Setup of run A:
Design convolution_stage2, start of the top module:
module convolution_stage2 (
          in1,
          in2,
          in3,
          in4,
          in5,
          in6,
          in7,
          in8,
          clk,
          rst,
          start,
          conv_out
  );
input [99:0] in1, in2, in3, in4, in5, in6, in7, in8;
input         clk, rst, start;
output reg [7:0] conv_out;
wire  [3:0]  in1_1, in1_2, in1_3, in1_4, in1_5, in1_6, in1_7, in1_8, in1_9, in1_10, in1_11, in1_12, in1_13;
wire [3:0]   in1_14, in1_15, in1_16, in1_17, in1_18, in1_19, in1_20, in1_21, in1_22, in1_23, in1_24, in1_25;
wire  [3:0]  in2_1, in2_2, in2_3, in2_4, in2_5, in2_6, in2_7, in2_8, in2_9, in2_10, in2_11, in2_12, in2_13;
wire [3:0]   in2_14, in2_15, in2_16, in2_17, in2_18, in2_19, in2_20, in2_21, in2_22, in2_23, in2_24, in2_25;
wire  [3:0]  in3_1, in3_2, in3_3, in3_4, in3_5, in3_6, in3_7, in3_8, in3_9, in3_10, in3_11, in3_12, in3_13;
wire [3:0]   in3_14, in3_15, in3_16, in3_17, in3_18, in3_19, in3_20, in3_21, in3_22, in3_23, in3_24, in3_25;
wire  [3:0]  in4_1, in4_2, in4_3, in4_4, in4_5, in4_6, in4_7, in4_8, in4_9, in4_10, in4_11, in4_12, in4_13;
wire [3:0]   in4_14, in4_15, in4_16, in4_17, in4_18, in4_19, in4_20, in4_21, in4_22, in4_23, in4_24, in4_25;
wire  [3:0]  in5_1, in5_2, in5_3, in5_4, in5_5, in5_6, in5_7, in5_8, in5_9, in5_10, in5_11, in5_12, in5_13;
wire [3:0]   in5_14, in5_15, in5_16, in5_17, in5_18, in5_19, in5_20, in5_21, in5_22, in5_23, in5_24, in5_25;
wire  [3:0]  in6_1, in6_2, in6_3, in6_4, in6_5, in6_6, in6_7, in6_8, in6_9, in6_10, in6_11, in6_12, in6_13;
wire [3:0]   in6_14, in6_15, in6_16, in6_17, in6_18, in6_19, in6_20, in6_21, in6_22, in6_23, in6_24, in6_25;
wire  [3:0]  in7_1, in7_2, in7_3, in7_4, in7_5, in7_6, in7_7, in7_8, in7_9, in7_10, in7_11, in7_12, in7_13;
wire [3:0]   in7_14, in7_15, in7_16, in7_17, in7_18, in7_19, in7_20, in7_21, in7_22, in7_23, in7_24, in7_25;
  ...
Size: ~8 flip-flops, about 810 I/O pins, roughly 63000 um^2 of cells after synthesis.
==> flow/config.mk <==
export PLATFORM = sky130hd
export DESIGN_NAME = convolution_stage2
export DESIGN_NICKNAME = convolution_stage2
export VERILOG_FILES = /design/flow/design.v
export SDC_FILE = /design/flow/constraint.sdc
export NUM_CORES = 4
export LEC_CHECK = 0
export ABC_AREA = 0
export CAP_MARGIN = 20
export CORE_ASPECT_RATIO = 0.5
export CORE_MARGIN = 4
export CORE_UTILIZATION = 48
export CTS_CLUSTER_DIAMETER = 331
export CTS_CLUSTER_SIZE = 43
export GPL_ROUTABILITY_DRIVEN = 0
export GPL_TIMING_DRIVEN = 1
export HOLD_SLACK_MARGIN = 0.06
export MAX_ROUTING_LAYER = met5
export PLACE_DENSITY_LB_ADDON = 0.29
export SETUP_SLACK_MARGIN = -0.97
export SLEW_MARGIN = 25
export TNS_END_PERCENT = 15
==> flow/constraint.sdc <==
create_clock -name core_clock -period 10.2 [get_ports {clk}]
set_input_delay 2.0400 -clock core_clock [delete_from_list [all_inputs] [get_ports {clk}]]
set_output_delay 2.0400 -clock core_clock [all_outputs]
set_load 0.01 [all_outputs]
run.sh (not shown) runs the stock make flow with config.mk's settings and CLKGATE_MAP_FILE=.
[flow] run A | stages: complete | final checks: fail | reason: setup timing
For run B, these inputs were changed with respect to run A:
# run A
export LEC_CHECK = 0
export ABC_AREA = 0
export CAP_MARGIN = 20
export CORE_ASPECT_RATIO = 0.5
export CORE_MARGIN = 4
export CORE_UTILIZATION = 48
export CTS_CLUSTER_DIAMETER = 331
export CTS_CLUSTER_SIZE = 43
export GPL_ROUTABILITY_DRIVEN = 0
export GPL_TIMING_DRIVEN = 1
export HOLD_SLACK_MARGIN = 0.06
export MAX_ROUTING_LAYER = met5
export PLACE_DENSITY_LB_ADDON = 0.29
export SETUP_SLACK_MARGIN = -0.97
export SLEW_MARGIN = 25
export TNS_END_PERCENT = 15
create_clock -name core_clock -period 10.2 [get_ports {clk}]
# run B
export LEC_CHECK = 0
export ABC_AREA = 0
export CAP_MARGIN = 20
export CORE_ASPECT_RATIO = 1.43
export CORE_MARGIN = 2
export CORE_UTILIZATION = 72
export GPL_ROUTABILITY_DRIVEN = 0
export GPL_TIMING_DRIVEN = 1
export MAX_ROUTING_LAYER = met5
export PLACE_DENSITY = 0.67
export SETUP_SLACK_MARGIN = 2.58
export SLEW_MARGIN = 25
export TNS_END_PERCENT = 95
create_clock -name core_clock -period 10.2 [get_ports {clk}]
[summary]
Run B: it failed with a tool error in global routing, so there are no final results. Run A -> run B: number of clock sinks delta 0, exact match. Run B -> run A: total nets after synthesis delta 0, exact match. From run A to run B, simple logic cell fraction of the synthesized area did not move at all. Run A -> run B: area share of and-or/or-and cells after synthesis delta 0, exact match. Run A → run B: post-CTS resize count saw an increase; buffers inserted during post-CTS setup optimization saw an increase; placed cell area saw a decrease; area of the core region saw a decrease. Taking run A as the reference point, the die area of run B falls by about 35%. Run B has height of the chip above what run A had. From run A to run B, area after synthesis did not move at all.
--- input diff run B..run C ---
# run B
export LEC_CHECK = 0
export ABC_AREA = 0
export CAP_MARGIN = 20
export CORE_ASPECT_RATIO = 1.43
export CORE_MARGIN = 2
export CORE_UTILIZATION = 72
export GPL_ROUTABILITY_DRIVEN = 0
export GPL_TIMING_DRIVEN = 1
export MAX_ROUTING_LAYER = met5
export PLACE_DENSITY = 0.67
export SETUP_SLACK_MARGIN = 2.58
export SLEW_MARGIN = 25
export TNS_END_PERCENT = 95
create_clock -name core_clock -period 10.2 [get_ports {clk}]
# run C
export LEC_CHECK = 0
export CAP_MARGIN = 20
export CORE_MARGIN = 2
export CORE_UTILIZATION = 72
export CTS_CLUSTER_DIAMETER = 85
export SLEW_MARGIN = 20
create_clock -name core_clock -period 9.75 [get_ports {clk}]
--- outcome ---
Post-detailed-placement cell area: run C vs run B, no meaningful difference. Run C: it failed during global routing, and the tool reported GRT-0116. Per the comparison of run C with run B, vertical die dimension saw a decrease, total placed cells including tap cells saw an increase, number of buffers added on ports saw little to no change.
Edits applied to the flow inputs when going from run C to run D:
# run C
export LEC_CHECK = 0
export CAP_MARGIN = 20
export CORE_MARGIN = 2
export CORE_UTILIZATION = 72
export CTS_CLUSTER_DIAMETER = 85
export SLEW_MARGIN = 20
create_clock -name core_clock -period 9.75 [get_ports {clk}]
# run D
export LEC_CHECK = 0
export CAP_MARGIN = 20
export CORE_MARGIN = 2
export CORE_UTILIZATION = 40
export SLEW_MARGIN = 20
create_clock -name core_clock -period 14.0 [get_ports {clk}]
Findings:
Run D finished every step from synthesis to the final layout, and the layout passed the timing, design-rule and antenna checks. Run D ended with less cell resize tally after clock tree synthesis than run C. Sort run D and run C by number of setup buffers added after CTS, descending, and run C comes first. Die area went up by more than half going from run C to run D.
The following lists how run E was set up differently from run D:
# run D
export LEC_CHECK = 0
export CAP_MARGIN = 20
export CORE_MARGIN = 2
export CORE_UTILIZATION = 40
export SLEW_MARGIN = 20
create_clock -name core_clock -period 14.0 [get_ports {clk}]
# run E
export LEC_CHECK = 0
export CAP_MARGIN = 20
export CELL_PAD_IN_SITES_DETAIL_PLACEMENT = 2
export CELL_PAD_IN_SITES_GLOBAL_PLACEMENT = 1
export CORE_MARGIN = 2
export CORE_UTILIZATION = 27
export CTS_CLUSTER_SIZE = 33
export GPL_ROUTABILITY_DRIVEN = 1
export SLEW_MARGIN = 20
create_clock -name core_clock -period 14.0 [get_ports {clk}]
==> results <==
- In summary, run E completed successfully, with a layout that passed the timing, design-rule and antenna checks.
- From run D to run E the numbers moved as follows: total wire length has increased, worst slack after detailed placement fell 0.40 ns, final period demand of the worst path went up 0.22 ns.
